==> 06-02: inputs <==
// alu_top
module alu_top (
    input             clk,
    input      [15:0] a,
    input      [15:0] b,
    input      [2:0]  opcode,
    input             mode,
    output reg [15:0] result,
    output reg        za,
    output reg        zb,
    output reg        eq,
    output reg        gt,
    output reg        lt
);
export LEC_CHECK = 0
export ABC_AREA = 1
export CAP_MARGIN = 20
export CORE_MARGIN = 2
export CORE_UTILIZATION = 68
export CTS_CLUSTER_DIAMETER = 52
export HOLD_SLACK_MARGIN = -0.1
export MAX_ROUTING_LAYER = met4
export SETUP_SLACK_MARGIN = 4.4
export SLEW_MARGIN = 20
export TNS_END_PERCENT = 30
create_clock -name core_clock -period 27.8 [get_ports {clk}]
run.sh (not shown) runs the stock make flow with config.mk's settings and CLKGATE_MAP_FILE=.
==> inputs of 03-23, as changes to 06-02 <==
Settings changed: ABC_AREA 1 to unset, MAX_ROUTING_LAYER met4 to unset, SETUP_SLACK_MARGIN 4.4 to unset.
==> inputs of 07-16, as changes to 06-02 <==
Settings changed: CORE_UTILIZATION 68 to 66, CTS_CLUSTER_DIAMETER 52 to 190, CTS_CLUSTER_SIZE set to 98, GPL_ROUTABILITY_DRIVEN set to 0, HOLD_SLACK_MARGIN -0.1 to unset, MAX_ROUTING_LAYER met4 to unset, PLACE_DENSITY_LB_ADDON set to 0.29, SETUP_SLACK_MARGIN 4.4 to unset, TNS_END_PERCENT 30 to 5.
==> flow/constraint.sdc (replaced) <==
create_clock -name core_clock -period 45.0 [get_ports {clk}]
set_input_delay 9.0000 -clock core_clock [delete_from_list [all_inputs] [get_ports {clk}]]
set_output_delay 9.0000 -clock core_clock [all_outputs]
set_load 0.01 [all_outputs]
==> results <==
03-23 finished with negative setup slack left. 06-02 did not get past global routing (5_1_grt). 07-16 went through all stages and came out clean. Of 03-23 and 07-16, 03-23 has the higher wire length (gap 55%, measured against 07-16). Against 03-23, the first-iteration DRC count of 07-16 is lower by 51%. Between 03-23 and 07-16, the lower worst setup slack is in 03-23 (gap 7700 ps). Against 07-16, the critical path depth of 03-23 is lower by 107. Die area, lowest first: 06-02, 07-16, 03-23.
==> figures <==
Status: 06-02 did not finish; 03-23 complete, but fails checks; 07-16 timing/DRC/antenna clean
Last stage reached: 06-02 global routing (5_1_grt); 03-23 -; 07-16 -
Violated checks: 06-02 -; 03-23 negative setup slack; 07-16 -
Number of buffers outside the clock class in the layout: 06-02 -; 03-23 312; 07-16 75
Number of filler cells placed in the layout: 06-02 -; 03-23 1272; 07-16 1883
Die width: 06-02 156 microns; 03-23 158 microns; 07-16 158 microns
Non-Clock Inverter Count: 06-02 -; 03-23 202; 07-16 419
Register share after synthesis: 06-02 7.30%; 03-23 7.04%; 07-16 7.30%
Number of antenna-violating nets in the routed design: 06-02 -; 03-23 0; 07-16 0
Worst-case reg-to-reg path depth: 06-02 -; 03-23 133; 07-16 240
Final Cell Area: 06-02 -; 03-23 0.0204 sq mm; 07-16 0.0166 sq mm
Combinational share of power: 06-02 -; 03-23 84.9%; 07-16 78.8%
Number of nets at floorplan: 06-02 2664; 03-23 2535; 07-16 2664

---

==> run G <==
Starting RTL as in the previous note.
export LEC_CHECK = 0
export ABC_AREA = 1
export CAP_MARGIN = 20
export CORE_ASPECT_RATIO = 0.5
export CORE_MARGIN = 2
export CORE_UTILIZATION = 59
export CTS_CLUSTER_DIAMETER = 281
export CTS_CLUSTER_SIZE = 98
export PLACE_DENSITY = 0.35
export SLEW_MARGIN = 20
export TNS_END_PERCENT = 15
create_clock -name core_clock -period 45.0 [get_ports {clk}]
==> inputs of run B, as changes to run G <==
==> flow/config.mk (replaced) <==
export PLATFORM = sky130hd
export DESIGN_NAME = alu_top
export DESIGN_NICKNAME = alu_top
export VERILOG_FILES = /design/flow/design.v
export SDC_FILE = /design/flow/constraint.sdc
export NUM_CORES = 4
export LEC_CHECK = 0
export CAP_MARGIN = 20
export CORE_MARGIN = 2
export CORE_UTILIZATION = 33
export SLEW_MARGIN = 20
==> flow/constraint.sdc (replaced) <==
create_clock -name core_clock -period 37.1 [get_ports {clk}]
set_input_delay 7.4200 -clock core_clock [delete_from_list [all_inputs] [get_ports {clk}]]
set_output_delay 7.4200 -clock core_clock [all_outputs]
set_load 0.01 [all_outputs]
==> inputs of run P, as changes to run G <==
==> flow/config.mk (replaced) <==
export PLATFORM = sky130hd
export DESIGN_NAME = alu_top
export DESIGN_NICKNAME = alu_top
export VERILOG_FILES = /design/flow/design.v
export SDC_FILE = /design/flow/constraint.sdc
export NUM_CORES = 4
export LEC_CHECK = 0
export CAP_MARGIN = 20
export CORE_MARGIN = 2
export CORE_UTILIZATION = 65
export SLEW_MARGIN = 20
export TNS_END_PERCENT = 5
==> flow/constraint.sdc (replaced) <==
create_clock -name core_clock -period 27.5 [get_ports {clk}]
set_input_delay 5.5000 -clock core_clock [delete_from_list [all_inputs] [get_ports {clk}]]
set_output_delay 5.5000 -clock core_clock [all_outputs]
set_load 0.01 [all_outputs]
==> inputs of run Z, as changes to run G <==
==> flow/config.mk (replaced) <==
export PLATFORM = sky130hd
export DESIGN_NAME = alu_top
export DESIGN_NICKNAME = alu_top
export VERILOG_FILES = /design/flow/design.v
export SDC_FILE = /design/flow/constraint.sdc
export NUM_CORES = 4
export LEC_CHECK = 0
export CAP_MARGIN = 20
export CORE_MARGIN = 2
export CORE_UTILIZATION = 67
export CTS_CLUSTER_DIAMETER = 55
export MAX_ROUTING_LAYER = met4
export SLEW_MARGIN = 20
export TNS_END_PERCENT = 5
==> flow/constraint.sdc (replaced) <==
create_clock -name core_clock -period 27.5 [get_ports {clk}]
set_input_delay 5.5000 -clock core_clock [delete_from_list [all_inputs] [get_ports {clk}]]
set_output_delay 5.5000 -clock core_clock [all_outputs]
set_load 0.01 [all_outputs]
==> qor.yml <==
nWellTaps: 664
worstPathRequired_ns: 37.36
min_from: "mode_q$_DFF_P_"
yosys.area_share.xor_xnor: 0.0778
endpoint_kind: "register"
status: "timing/DRC/antenna clean"
powerClk_uw: 82.7
-- figures above: run B

==> qor.yml <==
status: "timing/DRC/antenna clean"
min_from: "mode_q$_DFF_P_"
nWellTaps: 352
yosys.area_share.xor_xnor: 0.0532
worstPathRequired_ns: 45.20
powerClk_uw: 75.3
endpoint_kind: "register"
-- figures above: run G

==> qor.yml <==
nWellTaps: 324
yosys.area_share.xor_xnor: 0.0778
setup_slack_ns: -1.68
setup-violations-final: 2
so_faults: "setup timing"
status: "complete, but fails checks"
endpoint_kind: "register"
-- figures above: run P

==> qor.yml <==
status: "aborted with a tool error"
failed_stage: "global routing"
error_line: "[ERROR GRT-0232] Routing congestion too high. Check the congestion heatmap in the GUI."
top_area_cell: "ha_1"
mux_share: 0.0591
yosys.area_share.xor_xnor: 0.0778
grt-busiest-layer: "met2"
cts_resized: 54
-- figures above: run Z


---

==> inputs of garnet <==
==> flow/design.v <==
module alu_top (
    input             clk,
    input      [15:0] a,
    input      [15:0] b,
    input      [2:0]  opcode,
    input             mode,
    output reg [15:0] result,
    output reg        za,
    output reg        zb,
    output reg        eq,
    output reg        gt,
    output reg        lt
);
    reg [15:0] a_q, b_q;
    reg [2:0]  opcode_q;
    reg        mode_q;
    wire [15:0] alu_out;
    wire        za_w, zb_w, eq_w, gt_w, lt_w;
    ALU u_alu (.a(a_q), .b(b_q), .opcode(opcode_q), .mode(mode_q),
               .outALU(alu_out), .za(za_w), .zb(zb_w), .eq(eq_w), .gt(gt_w), .lt(lt_w));
    always @(posedge clk) begin
        a_q      <= a;
        b_q      <= b;
        opcode_q <= opcode;
        mode_q   <= mode;
        result   <= alu_out;
        za       <= za_w;
        zb       <= zb_w;
        eq       <= eq_w;
        gt       <= gt_w;
        lt       <= lt_w;
    end
endmodule

module arith(a,b,opcode,outau);
input [15:0] a;
input [15:0] b;
input [2:0] opcode;
output [15:0] outau;
reg [15:0] outau;
always@(*)
begin
	case(opcode)
	3'b000: outau = a+b;
	3'b001: outau = a * b;
	3'b010: if (a > b) begin
		outau = a - b;
		end
		else begin
		outau = b - a;
		end
	3'b011: if (a > b) begin
		outau = (b == 16'h0000) ? 16'h0000 : a / b;
		end
		else begin
		outau = (a == 16'h0000) ? 16'h0000 : b / a;
		end
	default outau = 16'h0000;
	endcase
end
endmodule
module logic_unit(a,b,opcode,outlu,za,zb,eq,gt,lt);
input [15:0] a;
input [15:0] b;
input [2:0] opcode;
output [15:0] outlu;
output za, zb,eq,gt,lt;
reg [15:0] outlu;
reg za,zb,eq,gt,lt;
always@(*)
begin
	case(opcode)
	3'b000: outlu = (a & b);
	3'b001: outlu = (a | b);
	3'b010: outlu = (~(a | b));
	3'b011: outlu = (~(a & b));
	3'b100: outlu = (~ a);
	3'b101: outlu = (~ b);
	3'b110: outlu = (a ^ b);
	3'b111: outlu = (~(a ^ b));
	endcase
end
always@(*)
begin
	if( a == b) begin
	eq = 1;
	end
	else begin
	eq = 0;
	end
	if ( a > b) begin
	gt = 1;
	end
	else begin
	gt = 0;
	end
	if ( a < b) begin
	lt = 1;
	end
	else begin
	lt = 0;
	end
	if( a == 16'h0000) begin
	za = 1;
	end
	else begin
	za = 0;
	end
	if (b == 16'h0000) begin
	zb = 1;
	end
	else begin
	zb = 0;
	end
end
endmodule
module ALU( a, b, opcode, mode, outALU, za, zb, eq, gt, lt);
input [15:0] a;
input [15:0] b;
input [2:0] opcode;
input mode;
output [15:0] outALU;
output za, zb, eq, gt, lt;
reg [15:0] outALU;
reg za, zb, eq, gt, lt;
wire [15:0] outau;
wire [15:0] outlu;
wire tza, tzb, teq, tgt, tlt;
arith a1 (.a(a), .b(b), .opcode(opcode), .outau(outau));
logic_unit l1 (.a(a), .b(b), .opcode(opcode), .outlu(outlu), .za(tza), .zb(tzb), .eq(teq), .gt(tgt), .lt(tlt));
always@(*)
begin
	if(mode == 0) begin
	outALU = outau;
	end
	else if (mode == 1) begin
	outALU = outlu;
	end
	else begin
	outALU = 16'h0000;
	end
	za = tza;
	zb = tzb;
	eq = teq;
	gt = tgt;
	lt = tlt;
end
endmodule
==> flow/run.sh <==
#!/bin/bash
# the make line also repeats each setting of config.mk as NAME=value (left out here)
make -C /OpenROAD-flow-scripts/flow DESIGN_CONFIG=/design/flow/config.mk WORK_HOME=/design/flow/orfs CLKGATE_MAP_FILE= finish
==> flow/config.mk <==
export PLATFORM = sky130hd
export DESIGN_NAME = alu_top
export DESIGN_NICKNAME = alu_top
export VERILOG_FILES = /design/flow/design.v
export SDC_FILE = /design/flow/constraint.sdc
export NUM_CORES = 4
export LEC_CHECK = 0
export ABC_AREA = 1
export CAP_MARGIN = 20
export CORE_MARGIN = 2
export CORE_UTILIZATION = 72
export CTS_CLUSTER_SIZE = 15
export GPL_ROUTABILITY_DRIVEN = 0
export PLACE_DENSITY_LB_ADDON = 0.08
export SLEW_MARGIN = 20
==> flow/constraint.sdc <==
create_clock -name core_clock -period 5.97 [get_ports {clk}]
set_input_delay 1.1940 -clock core_clock [delete_from_list [all_inputs] [get_ports {clk}]]
set_output_delay 1.1940 -clock core_clock [all_outputs]
set_load 0.01 [all_outputs]
==> raven: changes against garnet <==
CORE_ASPECT_RATIO = 1.94   (was not set)
CORE_UTILIZATION = 40   (was 72)
CTS_CLUSTER_DIAMETER = 281   (was not set)
CTS_CLUSTER_SIZE = 98   (was 15)
GPL_ROUTABILITY_DRIVEN = not set   (was 0)
PLACE_DENSITY = 0.66   (was not set)
PLACE_DENSITY_LB_ADDON = not set   (was 0.08)
TNS_END_PERCENT = 15   (was not set)
==> flow/constraint.sdc (replaced) <==
create_clock -name core_clock -period 45.0 [get_ports {clk}]
set_input_delay 9.0000 -clock core_clock [delete_from_list [all_inputs] [get_ports {clk}]]
set_output_delay 9.0000 -clock core_clock [all_outputs]
set_load 0.01 [all_outputs]
==> harbor: changes against garnet <==
CORE_UTILIZATION = 26   (was 72)
CTS_CLUSTER_DIAMETER = 190   (was not set)
CTS_CLUSTER_SIZE = 98   (was 15)
PLACE_DENSITY_LB_ADDON = 0.1   (was 0.08)
TNS_END_PERCENT = 5   (was not set)
==> flow/constraint.sdc (replaced) <==
create_clock -name core_clock -period 45.0 [get_ports {clk}]
set_input_delay 9.0000 -clock core_clock [delete_from_list [all_inputs] [get_ports {clk}]]
set_output_delay 9.0000 -clock core_clock [all_outputs]
set_load 0.01 [all_outputs]
==> comparison <==
harbor finished with timing, DRC and antenna clean. raven finished with timing, DRC and antenna clean. garnet did not get past 4_1_cts (DPL-0038). Die area: garnet is lower than raven (about 44%). Between harbor and raven, the lower clock skew is in raven (gap 6.3 ps). In harbor the via count is lower than in raven, by about 5%. First-iteration DRC count: harbor is lower than raven (13%). Of raven and harbor, harbor has the higher non-clock buffer count (gap 11).
No activity file was given, so power comes from the tool's default toggle rates.
